==> flow/design.v (excerpt) <==
module minimax(
   opt, move,
   grid, column_counts, player, sw, clk
);
input [83:0] grid;
input [20:0] column_counts;
input player;
input sw;
input clk;
output [6:0] opt;
output move;
reg [83:0] grid_copy;
reg [83:0] grid_copy_2;
reg aimoved;
reg opponentmoved;
reg [6:0] ai;
reg [6:0] opponent;
reg [2:0] index;
reg move_r;
assign move = move_r;
reg initial_score;
reg [6:0] count;  
reg [2:0] column;
reg [6:0] opt_r;
assign opt = opt_r;
wire [8:0] optscore;
reg [8:0] optscore_r;
assign optscore = optscore_r;
wire [8:0] score;
wire [8:0] curscore;
reg [8:0] curscore_r;
assign curscore = curscore_r;
score score_(
   .score (score),
   .grid (grid_copy_2), .ai (ai), .opponent (opponent), .clk (clk)
    );
always @(posedge clk)
begin
  if (player == 0 || !sw)
  begin
    count = 0;
    move_r = 0;
    optscore_r = 0;
    opt_r = 1;
	 curscore_r = 0;
  end
  else if (count == 105)
  begin
    if(curscore >= optscore && aimoved)
    begin
      opt_r = ai;
      optscore_r = curscore_r;
    end
    move_r = 1;
    count = (count + 1) % 128;
  end
  else if (count > 105)
  begin
    move_r = 0;
  end
  else if (count % 15 == 0)
  begin
    if(count == 0)
    begin
      optscore_r = 0;
    end
    else if(curscore >= optscore && aimoved)
    begin
      opt_r = ai;
      optscore_r = curscore_r;
    end
	 initial_score = 1;
    if(column_counts[(count / 15)*3 + 2-:3] < 6)
    begin
  ...
Size: ~220 flip-flops, roughly 120 I/O pins.
clock: 9.33 ns
lec_check: 0
abc_area: 0
cap_margin: 20
cell_pad_in_sites_detail_placement: 0
cell_pad_in_sites_global_placement: 0
core_aspect_ratio: 1.13
core_margin: 2
core_utilization: 44
cts_cluster_diameter: 136
gpl_timing_driven: 1
place_density: 0.77
slew_margin: 25
run.sh (not shown) runs the stock make flow with config.mk's settings and CLKGATE_MAP_FILE=.
The starting point completed and failed the layout checks on setup timing.
Next try:
CORE_UTILIZATION = 58   (was 44)
PLACE_DENSITY = default   (was 0.77)
SETUP_SLACK_MARGIN = -0.59   (was default)
TNS_END_PERCENT = 5   (was default)
Outcome: The new run completed and failed the layout checks on setup timing; worst setup slack gets worse by 350 ps; routed wire length goes up by 1.7%; register-to-register slack gets worse by 350 ps; core utilization goes up by 15 points; cell area goes down by 6.8%; cell count goes down by about 5.5%.
Next try:
HOLD_SLACK_MARGIN = -0.09   (was default)
MAX_ROUTING_LAYER = met4   (was default)
SETUP_SLACK_MARGIN = 1.68   (was -0.59)
clock period = 6.03 ns   (was 9.33 ns; I/O delays follow)
- The changed run completed, yet does not pass: capacitance limit, slew limit, setup timing
- final area goes up by a little under a tenth
- count of clock-buffer cells in the layout fell by 2
- area after synthesis is unchanged
- clock skew grows by 14 ps
- clock power grows by well over a third
- via count went up by roughly a tenth
- flip-flop count stays the same
- utilization climbs by 6.2 points
- setup slack loses 4300 ps
Next try:
ABC_AREA = default   (was 0)
CELL_PAD_IN_SITES_DETAIL_PLACEMENT = default   (was 0)
CELL_PAD_IN_SITES_GLOBAL_PLACEMENT = default   (was 0)
CORE_ASPECT_RATIO = default   (was 1.13)
CTS_CLUSTER_DIAMETER = default   (was 136)
CTS_CLUSTER_SIZE = 62   (was default)
GPL_TIMING_DRIVEN = default   (was 1)
HOLD_SLACK_MARGIN = default   (was -0.09)
MAX_ROUTING_LAYER = default   (was met4)
SETUP_SLACK_MARGIN = default   (was 1.68)
SLEW_MARGIN = 20   (was 25)
TNS_END_PERCENT = default   (was 5)
clock period = 8.56 ns   (was 6.03 ns; I/O delays follow)
The new run died in global routing with GRT-0232. Die size stays flat. Synthesized area is unchanged. Synthesized cell count is unchanged.
Next try:
CORE_UTILIZATION = 40   (was 58)
CTS_CLUSTER_SIZE = default   (was 62)
clock period = 14.1 ns   (was 8.56 ns; I/O delays follow)
Now the flow finished with timing, DRC and antenna clean.
Synthesized cell count does not change.
Synthesized area does not change.
Die area goes up by 44%.
Next try:
CORE_UTILIZATION = 65   (was 40)
clock period = 10.7 ns   (was 14.1 ns; I/O delays follow)
Wire length is higher by 5.4%.
Count of clock-buffer cells in the layout rose by 3.
Combinational power rises by 73%.
Final cell count drops by 1.3%.

---

Starting RTL as in the previous note.
export LEC_CHECK = 0
export CAP_MARGIN = 20
export CORE_MARGIN = 4
export CORE_UTILIZATION = 65
export CTS_CLUSTER_DIAMETER = 393
export GPL_TIMING_DRIVEN = 1
export PLACE_DENSITY_LB_ADDON = 0.21
export SLEW_MARGIN = 20
export TNS_END_PERCENT = 90
create_clock -name core_clock -period 6.48 [get_ports {clk}]
The starting point aborted during clock tree synthesis (4_1_cts).
Next try:
==> flow/config.mk (replaced) <==
export PLATFORM = sky130hd
export DESIGN_NAME = minimax
export DESIGN_NICKNAME = minimax
export VERILOG_FILES = /design/flow/design.v
export SDC_FILE = /design/flow/constraint.sdc
export NUM_CORES = 4
export LEC_CHECK = 0
export CAP_MARGIN = 20
export CORE_MARGIN = 2
export CORE_UTILIZATION = 65
export SLEW_MARGIN = 20
export TNS_END_PERCENT = 5
==> flow/constraint.sdc (replaced) <==
create_clock -name core_clock -period 7.53 [get_ports {clk}]
set_input_delay 1.5060 -clock core_clock [delete_from_list [all_inputs] [get_ports {clk}]]
set_output_delay 1.5060 -clock core_clock [all_outputs]
set_load 0.01 [all_outputs]
Result:
- This time the run failed in global routing (5_1_grt)
- die size fell by 3.6%
- synthesized area is unchanged
- synthesized cell count is unchanged

---

minimax again, from the RTL that the note above started with.
==> flow/config.mk <==
export PLATFORM = sky130hd
export DESIGN_NAME = minimax
export DESIGN_NICKNAME = minimax
export VERILOG_FILES = /design/flow/design.v
export SDC_FILE = /design/flow/constraint.sdc
export NUM_CORES = 4
export LEC_CHECK = 0
export CAP_MARGIN = 20
export CORE_MARGIN = 9
export CORE_UTILIZATION = 58
export CTS_CLUSTER_SIZE = 43
export MAX_ROUTING_LAYER = met4
export MIN_ROUTING_LAYER = met2
export PLACE_DENSITY = 0.68
export SETUP_SLACK_MARGIN = 0.35
export SLEW_MARGIN = 35
export TNS_END_PERCENT = 90
==> flow/constraint.sdc <==
create_clock -name core_clock -period 9.23 [get_ports {clk}]
set_input_delay 1.8460 -clock core_clock [delete_from_list [all_inputs] [get_ports {clk}]]
set_output_delay 1.8460 -clock core_clock [all_outputs]
set_load 0.01 [all_outputs]
The starting point stopped in 5_1_grt.
Next try:
Settings changed: CORE_MARGIN 9 to 2, CORE_UTILIZATION 58 to 69, CTS_CLUSTER_SIZE 43 to 98, MAX_ROUTING_LAYER met4 to not set, MIN_ROUTING_LAYER met2 to not set, PLACE_DENSITY 0.68 to not set, SETUP_SLACK_MARGIN 0.35 to not set, SLEW_MARGIN 35 to 20, TNS_END_PERCENT 90 to not set.
Clock period 9.23 ns to 7.33 ns, I/O delays scaled along.
With this change the flow aborted during 4_1_cts.
Die area shrinks by 25%.
Synthesized cell count is unchanged.
Area after synthesis is unchanged.
Next try:
Settings changed: CORE_UTILIZATION 69 to 58, CTS_CLUSTER_SIZE 98 to not set, SETUP_SLACK_MARGIN set to -0.59.
Clock period 7.33 ns to 10.6 ns, I/O delays scaled along.
After rerunning: This time the run reached the layout checks and failed them: setup timing; die area grows by 19%; area after synthesis is unchanged; synthesized cell count stays the same.

---

## run 1
Starting RTL as in the previous note.
==> flow/config.mk <==
export PLATFORM = sky130hd
export DESIGN_NAME = minimax
export DESIGN_NICKNAME = minimax
export VERILOG_FILES = /design/flow/design.v
export SDC_FILE = /design/flow/constraint.sdc
export NUM_CORES = 4
export LEC_CHECK = 0
export ABC_AREA = 0
export CAP_MARGIN = 20
export CELL_PAD_IN_SITES_DETAIL_PLACEMENT = 0
export CELL_PAD_IN_SITES_GLOBAL_PLACEMENT = 0
export CORE_ASPECT_RATIO = 1.13
export CORE_MARGIN = 2
export CORE_UTILIZATION = 58
export CTS_CLUSTER_DIAMETER = 51
export CTS_CLUSTER_SIZE = 51
export GPL_TIMING_DRIVEN = 1
export HOLD_SLACK_MARGIN = 0.28
export PLACE_DENSITY_LB_ADDON = 0.03
export SLEW_MARGIN = 25
==> flow/constraint.sdc <==
create_clock -name core_clock -period 7.94 [get_ports {clk}]
set_input_delay 1.5880 -clock core_clock [delete_from_list [all_inputs] [get_ports {clk}]]
set_output_delay 1.5880 -clock core_clock [all_outputs]
set_load 0.01 [all_outputs]
5_1_grt: run 1 exited with error
Modified inputs, run 2 compared to run 1
# run 1
export LEC_CHECK = 0
export ABC_AREA = 0
export CAP_MARGIN = 20
export CELL_PAD_IN_SITES_DETAIL_PLACEMENT = 0
export CELL_PAD_IN_SITES_GLOBAL_PLACEMENT = 0
export CORE_ASPECT_RATIO = 1.13
export CORE_MARGIN = 2
export CORE_UTILIZATION = 58
export CTS_CLUSTER_DIAMETER = 51
export CTS_CLUSTER_SIZE = 51
export GPL_TIMING_DRIVEN = 1
export HOLD_SLACK_MARGIN = 0.28
export PLACE_DENSITY_LB_ADDON = 0.03
export SLEW_MARGIN = 25
create_clock -name core_clock -period 7.94 [get_ports {clk}]
# run 2
export LEC_CHECK = 0
export CAP_MARGIN = 20
export CORE_MARGIN = 2
export CORE_UTILIZATION = 58
export SETUP_SLACK_MARGIN = -0.75
export SLEW_MARGIN = 20
create_clock -name core_clock -period 8.63 [get_ports {clk}]
[summary]
The flow completed for run 2, but it is not clean: the layout still shows capacitance limit, slew limit, setup timing.
Chip area estimate from yosys synthesis: run 1 vs run 2 identical
Compare run 1 and run 2 | y dimension of the die lower: run 2
Run 2 ends up with lower total number of placement rows than run 1 does.
Note that the buffers inserted during post-CTS setup optimization recorded for run 1 amounts to 1.5 times the value seen in run 2.
Multiplexer fraction of the synthesized cell area: run 2 vs run 1 identical
In terms of die size, run 1 and run 2 differ only marginally.
Lower placement-stage cell area was reported by run 2, not run 1.
The inputs of run 3 differ from those of run 2 as listed below.
# run 2
export LEC_CHECK = 0
export CAP_MARGIN = 20
export CORE_MARGIN = 2
export CORE_UTILIZATION = 58
export SETUP_SLACK_MARGIN = -0.75
export SLEW_MARGIN = 20
create_clock -name core_clock -period 8.63 [get_ports {clk}]
# run 3
export LEC_CHECK = 0
export CAP_MARGIN = 20
export CORE_MARGIN = 2
export CORE_UTILIZATION = 19
export SLEW_MARGIN = 20
create_clock -name core_clock -period 17.2 [get_ports {clk}]
[summary]
Run 3: all stages complete, timing, DRC and antenna checks passed
The area added between synthesis and finish in run 3 was lower than what run 2 gave.
Run 2 vs run 3, highest signal layer in the routed design: met5 vs met4
Maximum number of pins on one net before global-route repair delta for run 3 relative to run 2: 18 lower
Summary of run 3 over run 2: combinational power dropped 72%, combinational fraction of design power went down 14 points, overall power consumption shows a reduction of 5.5 mW, worst setup slack has increased, post-layout utilization of the core lost 62 points.
Total power per unit cell area, run 3 vs run 2: down by more than half
Run 3 vs run 2: global-route usage down
Depth of the most critical reg-to-reg path grows by a few percent when moving from run 2 to run 3.
Run comparison: run 2 endpoint of the worst setup timing path curscore_r[6]; run 3 endpoint of the worst setup timing path grid_copy_2[4]
Worst-case hold slack (run 3 over run 2): decrease, 0.0038 ns
--- input diff run 3..run 4 ---
# run 3
export LEC_CHECK = 0
export CAP_MARGIN = 20
export CORE_MARGIN = 2
export CORE_UTILIZATION = 19
export SLEW_MARGIN = 20
create_clock -name core_clock -period 17.2 [get_ports {clk}]
# run 4
export LEC_CHECK = 0
export CAP_MARGIN = 20
export CORE_MARGIN = 2
export CORE_UTILIZATION = 66
export MAX_ROUTING_LAYER = met4
export SLEW_MARGIN = 20
create_clock -name core_clock -period 7.73 [get_ports {clk}]
Notes after the runs:
The flow ended early for run 4: it failed with a tool error in 5_1_grt.
In run 4, floorplan core density is higher than in run 3.
From run 3 to run 4, simple-gate area share of the yosys netlist did not move at all.
On yosys stat chip area, run 4 and run 3 are neck and neck.
NOTE overall die width run 3->run 4 decreased by more than a quarter
Run 4 -> run 3: synthesized area delta 0, exact match
From run 3 to run 4 the numbers moved as follows: total setup buffers inserted after CTS up 95, chip height lost 46%, post-cts repair resize count +396.
Instance area at placement in run 4 is 7000 um2 higher than in run 3
Run 4 — floorplan core area about 70% lower, run 3 as reference
Comparing run 4 and run 3, pre-CTS setup slack is lower on run 4.
Power is estimated from default activity; no workload was simulated.
